==> inputs of build 66 <==
==> flow/design.v <==
module convolver #(
    parameter N = 16,   
    parameter Q = 12,   
    parameter n = 416,  
    parameter k = 3,    
    parameter s = 1,    
    parameter NUM_MAC = 8  
)(
    input wire clk,
    input wire rst,
    input wire en,
    input wire [N-1:0] activation_in,
    input wire [(k*k*N)-1:0] weight, 
    input wire [N-1:0] batch_gamma,  
    input wire [N-1:0] batch_beta,   
    output wire [N-1:0] conv_out
);
    reg [N-1:0] line_buffer [(k-1)*n-1:0];
    wire [N-1:0] window_buffer [0:k*k-1];
    integer i;
    always @(posedge clk) begin
        if (rst) begin
            for (i = 0; i < (k-1)*n; i = i + 1) begin
                line_buffer[i] <= 0;
            end
        end else if (en) begin
            for (i = (k-1)*n-1; i > 0; i = i - 1) begin
                line_buffer[i] <= line_buffer[i-1];
            end
            line_buffer[0] <= activation_in;  
        end
    end
    genvar x, y;
    generate
        for (y = 0; y < k; y = y + 1) begin : window_row
            for (x = 0; x < k; x = x + 1) begin : window_col
                if (y == k-1) begin
                    assign window_buffer[y*k + x] = line_buffer[x];  
                end else begin
                    assign window_buffer[y*k + x] = line_buffer[y*n + x];
                end
            end
        end
    endgenerate
    reg [N-1:0] conv_temp;
    always @(*) begin
        conv_temp = 0;
        for (i = 0; i < k*k; i = i + 1) begin
            conv_temp = conv_temp + (($signed(window_buffer[i]) * $signed(weight[i*N +: N])) >>> Q);
        end
    end
    wire [N-1:0] bn_out;
    assign bn_out = (conv_temp * batch_gamma) + batch_beta;
    assign conv_out = (bn_out[N-1]) ? (bn_out >>> 3) : bn_out;  
endmodule
==> flow/run.sh <==
#!/bin/bash
# the make line also repeats each setting of config.mk as NAME=value (left out here)
make -C /OpenROAD-flow-scripts/flow DESIGN_CONFIG=/design/flow/config.mk WORK_HOME=/design/flow/orfs CLKGATE_MAP_FILE= finish
==> flow/config.mk <==
export PLATFORM = sky130hd
export DESIGN_NAME = convolver
export DESIGN_NICKNAME = convolver
export VERILOG_FILES = /design/flow/design.v
export SDC_FILE = /design/flow/constraint.sdc
export NUM_CORES = 4
export LEC_CHECK = 0
export CAP_MARGIN = 20
export CORE_MARGIN = 2
export CORE_UTILIZATION = 45
export PLACE_DENSITY = 0.6
export SLEW_MARGIN = 20
==> flow/constraint.sdc <==
create_clock -name core_clock -period 26.0 [get_ports {clk}]
set_input_delay 5.2000 -clock core_clock [delete_from_list [all_inputs] [get_ports {clk}]]
set_output_delay 5.2000 -clock core_clock [all_outputs]
set_load 0.01 [all_outputs]
==> inputs of build 74, as changes to build 66 <==
CORE_UTILIZATION = 72   (was 45)
CTS_CLUSTER_SIZE = 10   (was default)
PLACE_DENSITY = 0.37   (was 0.6)
==> flow/constraint.sdc (replaced) <==
create_clock -name core_clock -period 11.5 [get_ports {clk}]
set_input_delay 2.3000 -clock core_clock [delete_from_list [all_inputs] [get_ports {clk}]]
set_output_delay 2.3000 -clock core_clock [all_outputs]
set_load 0.01 [all_outputs]
==> inputs of build 6, as changes to build 66 <==
ABC_AREA = 1   (was default)
CORE_UTILIZATION = 72   (was 45)
CTS_CLUSTER_DIAMETER = 352   (was default)
CTS_CLUSTER_SIZE = 13   (was default)
PLACE_DENSITY = default   (was 0.6)
PLACE_DENSITY_LB_ADDON = 0.03   (was default)
SETUP_SLACK_MARGIN = 2.23   (was default)
TNS_END_PERCENT = 5   (was default)
==> flow/constraint.sdc (replaced) <==
create_clock -name core_clock -period 15.7 [get_ports {clk}]
set_input_delay 3.1400 -clock core_clock [delete_from_list [all_inputs] [get_ports {clk}]]
set_output_delay 3.1400 -clock core_clock [all_outputs]
set_load 0.01 [all_outputs]
==> inputs of trial 22, as changes to build 66 <==
CELL_PAD_IN_SITES_DETAIL_PLACEMENT = 1   (was default)
CORE_UTILIZATION = 20   (was 45)
GPL_TIMING_DRIVEN = 0   (was default)
MAX_ROUTING_LAYER = met5   (was default)
MIN_ROUTING_LAYER = met1   (was default)
PLACE_DENSITY = default   (was 0.6)
SETUP_SLACK_MARGIN = 3.73   (was default)
==> flow/constraint.sdc (replaced) <==
create_clock -name core_clock -period 32.9 [get_ports {clk}]
set_input_delay 6.5800 -clock core_clock [delete_from_list [all_inputs] [get_ports {clk}]]
set_output_delay 6.5800 -clock core_clock [all_outputs]
set_load 0.01 [all_outputs]
==> comparison <==
- Build 66 finished clean. Build 6 finished but fails on negative setup slack. Build 74 ran to the end with violations: negative setup slack. Trial 22 completed without violations.
- Core utilization: build 74 > build 6 > build 66 > trial 22.
- In build 66 the cell count is lower than in build 6, by 12%.
- In sequential cell count, build 6 and trial 22 do not differ.
- Between build 66 and build 6, the lower area after synthesis is in build 6 (gap 1.4%, measured against build 6).
- Cell area: build 6 < build 74 < build 66 < trial 22.
- Non-clock buffer count: build 66 < build 74 < build 6 < trial 22.
- Of build 6 and build 66, build 6 has the higher global-route usage (gap 14 points).
- Critical path depth, highest first: build 6, build 74, trial 22, build 66.
- The lowest routed wire length belongs to build 66, the highest to trial 22.
